## UT_TOP
module UT_TOP (
    clk, 
    rst_n, 
    in_valid, 
    in_time,
    out_valid, 
    out_display, 
    out_day
);
Size: ~2200 cells after synthesis, roughly 0.015 mm^2 of cells after synthesis.
Settings: LEC_CHECK=0, CAP_MARGIN=20, CELL_PAD_IN_SITES_DETAIL_PLACEMENT=2, CELL_PAD_IN_SITES_GLOBAL_PLACEMENT=2, CORE_ASPECT_RATIO=1.55, CORE_MARGIN=2, CORE_UTILIZATION=65, GPL_ROUTABILITY_DRIVEN=1, GPL_TIMING_DRIVEN=1, MAX_ROUTING_LAYER=met5, SLEW_MARGIN=10; clock period 15.4 ns.
run.sh (not shown) runs the stock make flow with config.mk's settings and CLKGATE_MAP_FILE=.
The first run did not get past global placement without I/O (GPL-0301).
==> next run, changes <==
ABC_AREA = 1   (was not set)
CELL_PAD_IN_SITES_DETAIL_PLACEMENT = not set   (was 2)
CELL_PAD_IN_SITES_GLOBAL_PLACEMENT = not set   (was 2)
CORE_ASPECT_RATIO = not set   (was 1.55)
CORE_UTILIZATION = 68   (was 65)
CTS_CLUSTER_DIAMETER = 222   (was not set)
CTS_CLUSTER_SIZE = 40   (was not set)
GPL_ROUTABILITY_DRIVEN = not set   (was 1)
GPL_TIMING_DRIVEN = not set   (was 1)
MAX_ROUTING_LAYER = not set   (was met5)
SLEW_MARGIN = 20   (was 10)
clock period = 12.2 ns   (was 15.4 ns; I/O delays follow)
The new run died in global routing.
Die size came out lower by 7.4%.
Synthesized cell count came out higher by 10%.
Area after synthesis came out lower by about 3.2%.
==> next run, changes <==
ABC_AREA = not set   (was 1)
CORE_UTILIZATION = 40   (was 68)
CTS_CLUSTER_DIAMETER = not set   (was 222)
CTS_CLUSTER_SIZE = not set   (was 40)
- This time the run produced a layout that fails on negative setup slack
- die area is higher by 73%
- synthesized area grows by 3.4%
- synthesized cell count went down by 9.4%
==> next run, changes <==
CORE_UTILIZATION = 41   (was 40)
clock period = 14.8 ns   (was 12.2 ns; I/O delays follow)
=> The changed run produced a clean layout; non-clock buffer count went down by 163; die size falls by a few percent; register-to-register slack improved by 2.1 ns; maximum frequency came out lower by a few percent; wire length is lower by a few percent; final area decreases by a little under a tenth.

---

UT_TOP again, from the RTL that the note above started with.
Settings: LEC_CHECK=0, CAP_MARGIN=20, CORE_MARGIN=2, CORE_UTILIZATION=71, CTS_CLUSTER_SIZE=74, MIN_ROUTING_LAYER=met1, PLACE_DENSITY_LB_ADDON=0.0, SETUP_SLACK_MARGIN=-0.73, SLEW_MARGIN=20; clock period 13.3 ns.
The baseline reached the layout checks and failed them: negative setup slack.
==> next run, changes <==
--- a/flow/config.mk
+++ b/flow/config.mk
@@ -10,5 +10 @@
-export CORE_UTILIZATION = 71
-export CTS_CLUSTER_SIZE = 74
-export MIN_ROUTING_LAYER = met1
-export PLACE_DENSITY_LB_ADDON = 0.0
-export SETUP_SLACK_MARGIN = -0.73
+export CORE_UTILIZATION = 65
==> flow/constraint.sdc (replaced) <==
create_clock -name core_clock -period 13.2 [get_ports {clk}]
set_input_delay 2.6400 -clock core_clock [delete_from_list [all_inputs] [get_ports {clk}]]
set_output_delay 2.6400 -clock core_clock [all_outputs]
set_load 0.01 [all_outputs]
Result: The changed run finished with negative setup slack left; area after synthesis does not change; worst hold slack hardly moves; non-clock buffer count is higher by 43; critical path depth is higher by 1.
==> next run, changes <==
--- a/flow/config.mk
+++ b/flow/config.mk
@@ -7,0 +8 @@
+export ABC_AREA = 1
@@ -10 +11,3 @@
-export CORE_UTILIZATION = 65
+export CORE_UTILIZATION = 62
+export CTS_CLUSTER_DIAMETER = 191
+export CTS_CLUSTER_SIZE = 97
==> flow/constraint.sdc (replaced) <==
create_clock -name core_clock -period 14.1 [get_ports {clk}]
set_input_delay 2.8200 -clock core_clock [delete_from_list [all_inputs] [get_ports {clk}]]
set_output_delay 2.8200 -clock core_clock [all_outputs]
set_load 0.01 [all_outputs]
=>
- The changed run finished with negative setup slack left
- worst setup slack gets better by 0.78 ns
- final cell count rose by a few percent
- final area fell by roughly a tenth
- synthesized area fell by a few percent
- wire length fell slightly
- sequential share of layout area rose by 1.2 points
- first-iteration DRC count fell by a quarter to a third
- flip-flop count does not change
- via count fell by a few percent
- non-clock buffer count fell by 222
==> next run, changes <==
--- a/flow/config.mk
+++ b/flow/config.mk
@@ -9,0 +10 @@
+export CORE_ASPECT_RATIO = 1.35
@@ -11,3 +12,3 @@
-export CORE_UTILIZATION = 62
-export CTS_CLUSTER_DIAMETER = 191
-export CTS_CLUSTER_SIZE = 97
+export CORE_UTILIZATION = 72
+export CTS_CLUSTER_DIAMETER = 69
+export CTS_CLUSTER_SIZE = 10
==> flow/constraint.sdc (replaced) <==
create_clock -name core_clock -period 12.3 [get_ports {clk}]
set_input_delay 2.4600 -clock core_clock [delete_from_list [all_inputs] [get_ports {clk}]]
set_output_delay 2.4600 -clock core_clock [all_outputs]
set_load 0.01 [all_outputs]
After rerunning: Now the flow never finished: it broke off in global routing (5_1_grt). Die area shrinks by 13%. Synthesized cell count stays the same. Area after synthesis does not change.
==> next run, changes <==
--- a/flow/config.mk
+++ b/flow/config.mk
@@ -8 +7,0 @@
-export ABC_AREA = 1
@@ -10 +8,0 @@
-export CORE_ASPECT_RATIO = 1.35
@@ -12,3 +10,2 @@
-export CORE_UTILIZATION = 72
-export CTS_CLUSTER_DIAMETER = 69
-export CTS_CLUSTER_SIZE = 10
+export CORE_UTILIZATION = 68
+export CTS_CLUSTER_SIZE = 13
==> flow/constraint.sdc (replaced) <==
create_clock -name core_clock -period 12.2 [get_ports {clk}]
set_input_delay 2.4400 -clock core_clock [delete_from_list [all_inputs] [get_ports {clk}]]
set_output_delay 2.4400 -clock core_clock [all_outputs]
set_load 0.01 [all_outputs]
Result:
- Now the flow reached the layout checks and failed them: negative setup slack
- synthesized area grows by a few percent
- synthesized cell count decreases by roughly a tenth
- die area climbs by roughly a tenth
==> next run, changes <==
--- a/flow/config.mk
+++ b/flow/config.mk
@@ -9,3 +9,11 @@
-export CORE_MARGIN = 2
-export CORE_UTILIZATION = 68
-export CTS_CLUSTER_SIZE = 13
+export CELL_PAD_IN_SITES_DETAIL_PLACEMENT = 1
+export CELL_PAD_IN_SITES_GLOBAL_PLACEMENT = 1
+export CORE_MARGIN = 3
+export CORE_UTILIZATION = 18
+export CTS_CLUSTER_DIAMETER = 191
+export CTS_CLUSTER_SIZE = 82
+export GPL_ROUTABILITY_DRIVEN = 1
+export GPL_TIMING_DRIVEN = 0
+export MAX_ROUTING_LAYER = met4
+export PLACE_DENSITY = 0.63
+export SETUP_SLACK_MARGIN = 0.24
The changed run completed, yet does not pass: negative setup slack.
Synthesized area stays the same.
Cell count came out higher by 28%.
Worst setup slack improves by 1.3 ns.
Wire length came out higher by 1.5%.
Sequential share of layout area came out lower by 0.15 points.
Core utilization came out lower by 64 points.
Hold slack improves by 0.021 ns.
Final area came out higher by 1.5%.
Clock-buffer cell count came out higher by 1.
